Design MIPS, start of the top module:
module MIPS(clk, reset, imem_addr, imem_data, dmem_addr, dmem_wdata, dmem_we, dmem_rdata);
Size: ~4000 cells after synthesis.
export LEC_CHECK = 0
export CAP_MARGIN = 35
export CORE_MARGIN = 2
export CORE_UTILIZATION = 70
export CTS_CLUSTER_DIAMETER = 203
export CTS_CLUSTER_SIZE = 20
export PLACE_DENSITY = 0.76
export SLEW_MARGIN = 20
create_clock -name core_clock -period 18.5 [get_ports {clk}]
run.sh (not shown) runs the stock make flow with config.mk's settings and CLKGATE_MAP_FILE=.
The first run reached the layout checks and failed them: setup timing.
Rerun with:
Settings changed: CAP_MARGIN 35 to 20, CORE_UTILIZATION 70 to 54, CTS_CLUSTER_DIAMETER 203 to default, CTS_CLUSTER_SIZE 20 to default, PLACE_DENSITY 0.76 to default.
Clock period 18.5 ns to 23.7 ns, I/O delays scaled along.
The new run went through all stages and came out clean.
Count of clock-buffer cells in the layout is higher by 91.
Sequential power is lower by 22%.
Sequential cell count does not change.
Total power is lower by 9.2%.
Wire length is lower by 1.1%.
Worst setup slack improves by 5.1 ns.
Non-clock buffer count is lower by 125.
Design area is higher by 2.4%.
Register-to-register slack improves by 5.1 ns.
Utilization is lower by 17 points.
Synthesized area is unchanged.
Rerun with:
Settings changed: CORE_UTILIZATION 54 to 61, SETUP_SLACK_MARGIN from default to 3.57, TNS_END_PERCENT from default to 5.
Clock period 23.7 ns to 13.2 ns, I/O delays scaled along.
The new run produced a layout that fails on setup timing. Register-to-register slack got worse by 10 ns. Die area drops by roughly a tenth. Area after synthesis does not change. Fmax climbs slightly. Final cell count goes up by roughly a tenth.
Rerun with:
Settings changed: CORE_UTILIZATION 61 to 66, SETUP_SLACK_MARGIN 3.57 to -1.44.
Clock period 13.2 ns to 19.7 ns, I/O delays scaled along.
Outcome: The new run finished with setup timing left. Clock power shrinks by 38%. Via count shrinks by 8.2%. Wire length shrinks by 8.1%. Utilization shrinks by 1.1 points. Clock skew grows by 0.0075 ns. Worst setup slack gains 6.6 ns. Design area shrinks by 9.3%. Non-clock buffer count shrinks by 728. Total power shrinks by 37%.

MIPS again, from the RTL that the note above started with.
clock: 13.4 ns
lec_check: 0
cap_margin: 20
core_margin: 2
core_utilization: 65
hold_slack_margin: -0.09
max_routing_layer: met4
setup_slack_margin: 3.48
slew_margin: 20
tns_end_percent: 5
The starting point finished but fails on setup timing.
==> next run, changes <==
--- a/flow/config.mk
+++ b/flow/config.mk
@@ -9,7 +9,3 @@
 export CORE_MARGIN = 2
-export CORE_UTILIZATION = 65
-export HOLD_SLACK_MARGIN = -0.09
-export MAX_ROUTING_LAYER = met4
-export SETUP_SLACK_MARGIN = 3.48
+export CORE_UTILIZATION = 40
 export SLEW_MARGIN = 20
-export TNS_END_PERCENT = 5
==> flow/constraint.sdc (replaced) <==
create_clock -name core_clock -period 18.2 [get_ports {clk}]
set_input_delay 3.6400 -clock core_clock [delete_from_list [all_inputs] [get_ports {clk}]]
set_output_delay 3.6400 -clock core_clock [all_outputs]
set_load 0.01 [all_outputs]
Effect: The new run produced a layout that fails on setup timing; cell area fell by 7.0%; combinational power is lower by 43%; utilization drops by 35 points; power went down by 29%; non-clock buffer count falls by 691; global-route usage shrinks by 27 points; final cell count came out higher by 1.9%; synthesized area is unchanged; critical path depth falls by 1; worst hold slack gets worse by 0.0040 ns; routed wire length came out lower by 15%.
==> next run, changes <==
--- a/flow/config.mk
+++ b/flow/config.mk
@@ -9,3 +9,5 @@
 export CORE_MARGIN = 2
-export CORE_UTILIZATION = 40
+export CORE_UTILIZATION = 65
+export SETUP_SLACK_MARGIN = 2.76
 export SLEW_MARGIN = 20
+export TNS_END_PERCENT = 5
==> flow/constraint.sdc (replaced) <==
create_clock -name core_clock -period 13.4 [get_ports {clk}]
set_input_delay 2.6800 -clock core_clock [delete_from_list [all_inputs] [get_ports {clk}]]
set_output_delay 2.6800 -clock core_clock [all_outputs]
set_load 0.01 [all_outputs]
After rerunning: The new run completed and failed the layout checks on setup timing. Sequential cell count stays the same. Global-route usage went up by 22 points. Synthesized area stays the same. Final area went up by 6.7%. Die size went down by 38%. Register-to-register slack loses 4.7 ns. Hold slack gains 0.0056 ns. Critical path depth went up by 4. Utilization went up by 35 points.
==> next run, changes <==
--- a/flow/config.mk
+++ b/flow/config.mk
@@ -9,5 +9,5 @@
 export CORE_MARGIN = 2
-export CORE_UTILIZATION = 65
-export SETUP_SLACK_MARGIN = 2.76
+export CORE_UTILIZATION = 70
+export CTS_CLUSTER_DIAMETER = 203
+export CTS_CLUSTER_SIZE = 20
 export SLEW_MARGIN = 20
-export TNS_END_PERCENT = 5
==> flow/constraint.sdc (replaced) <==
create_clock -name core_clock -period 19.2 [get_ports {clk}]
set_input_delay 3.8400 -clock core_clock [delete_from_list [all_inputs] [get_ports {clk}]]
set_output_delay 3.8400 -clock core_clock [all_outputs]
set_load 0.01 [all_outputs]
Result:
- The new run reached the layout checks and failed them: setup timing
- critical path depth went down by 4
- wire length went down by 6.6%
- hold slack stays flat
- clock power went down by 55%
- count of clock-buffer cells in the layout went down by 67
- final area went down by 12%
- register-to-register slack improves by 6.0 ns
- power went down by 42%
==> next run, changes <==
--- a/flow/config.mk
+++ b/flow/config.mk
@@ -9,5 +9,4 @@
 export CORE_MARGIN = 2
-export CORE_UTILIZATION = 70
-export CTS_CLUSTER_DIAMETER = 203
-export CTS_CLUSTER_SIZE = 20
+export CORE_UTILIZATION = 45
+export SETUP_SLACK_MARGIN = 3.36
 export SLEW_MARGIN = 20
==> flow/constraint.sdc (replaced) <==
create_clock -name core_clock -period 11.6 [get_ports {clk}]
set_input_delay 2.3200 -clock core_clock [delete_from_list [all_inputs] [get_ports {clk}]]
set_output_delay 2.3200 -clock core_clock [all_outputs]
set_load 0.01 [all_outputs]
Effect: The changed run completed, yet does not pass: setup timing; worst setup slack gets worse by 7.7 ns; final area increases by about a fifth; critical path depth increases by 1; routed wire length increases by a few percent; area after synthesis does not change.
==> next run, changes <==
--- a/flow/config.mk
+++ b/flow/config.mk
@@ -9,4 +9,3 @@
 export CORE_MARGIN = 2
-export CORE_UTILIZATION = 45
-export SETUP_SLACK_MARGIN = 3.36
+export CORE_UTILIZATION = 65
 export SLEW_MARGIN = 20
==> flow/constraint.sdc (replaced) <==
create_clock -name core_clock -period 19.2 [get_ports {clk}]
set_input_delay 3.8400 -clock core_clock [delete_from_list [all_inputs] [get_ports {clk}]]
set_output_delay 3.8400 -clock core_clock [all_outputs]
set_load 0.01 [all_outputs]
The changed run completed, yet does not pass: setup timing.
Clock skew stays flat.
Register-to-register slack improves by 7.6 ns.
Count of clock-buffer cells in the layout went down by 12.
Worst setup slack is better by 7.6 ns.
Wire length decreases by 7.0%.
First-iteration DRC count increases by 18%.
Synthesized area is unchanged.
Global-route usage rises by 12 points.
Design area is lower by 12%.
Sequential share of layout area rose by 6.1 points.
Maximum frequency is about the same.
No activity file was given, so power comes from the tool's default toggle rates.
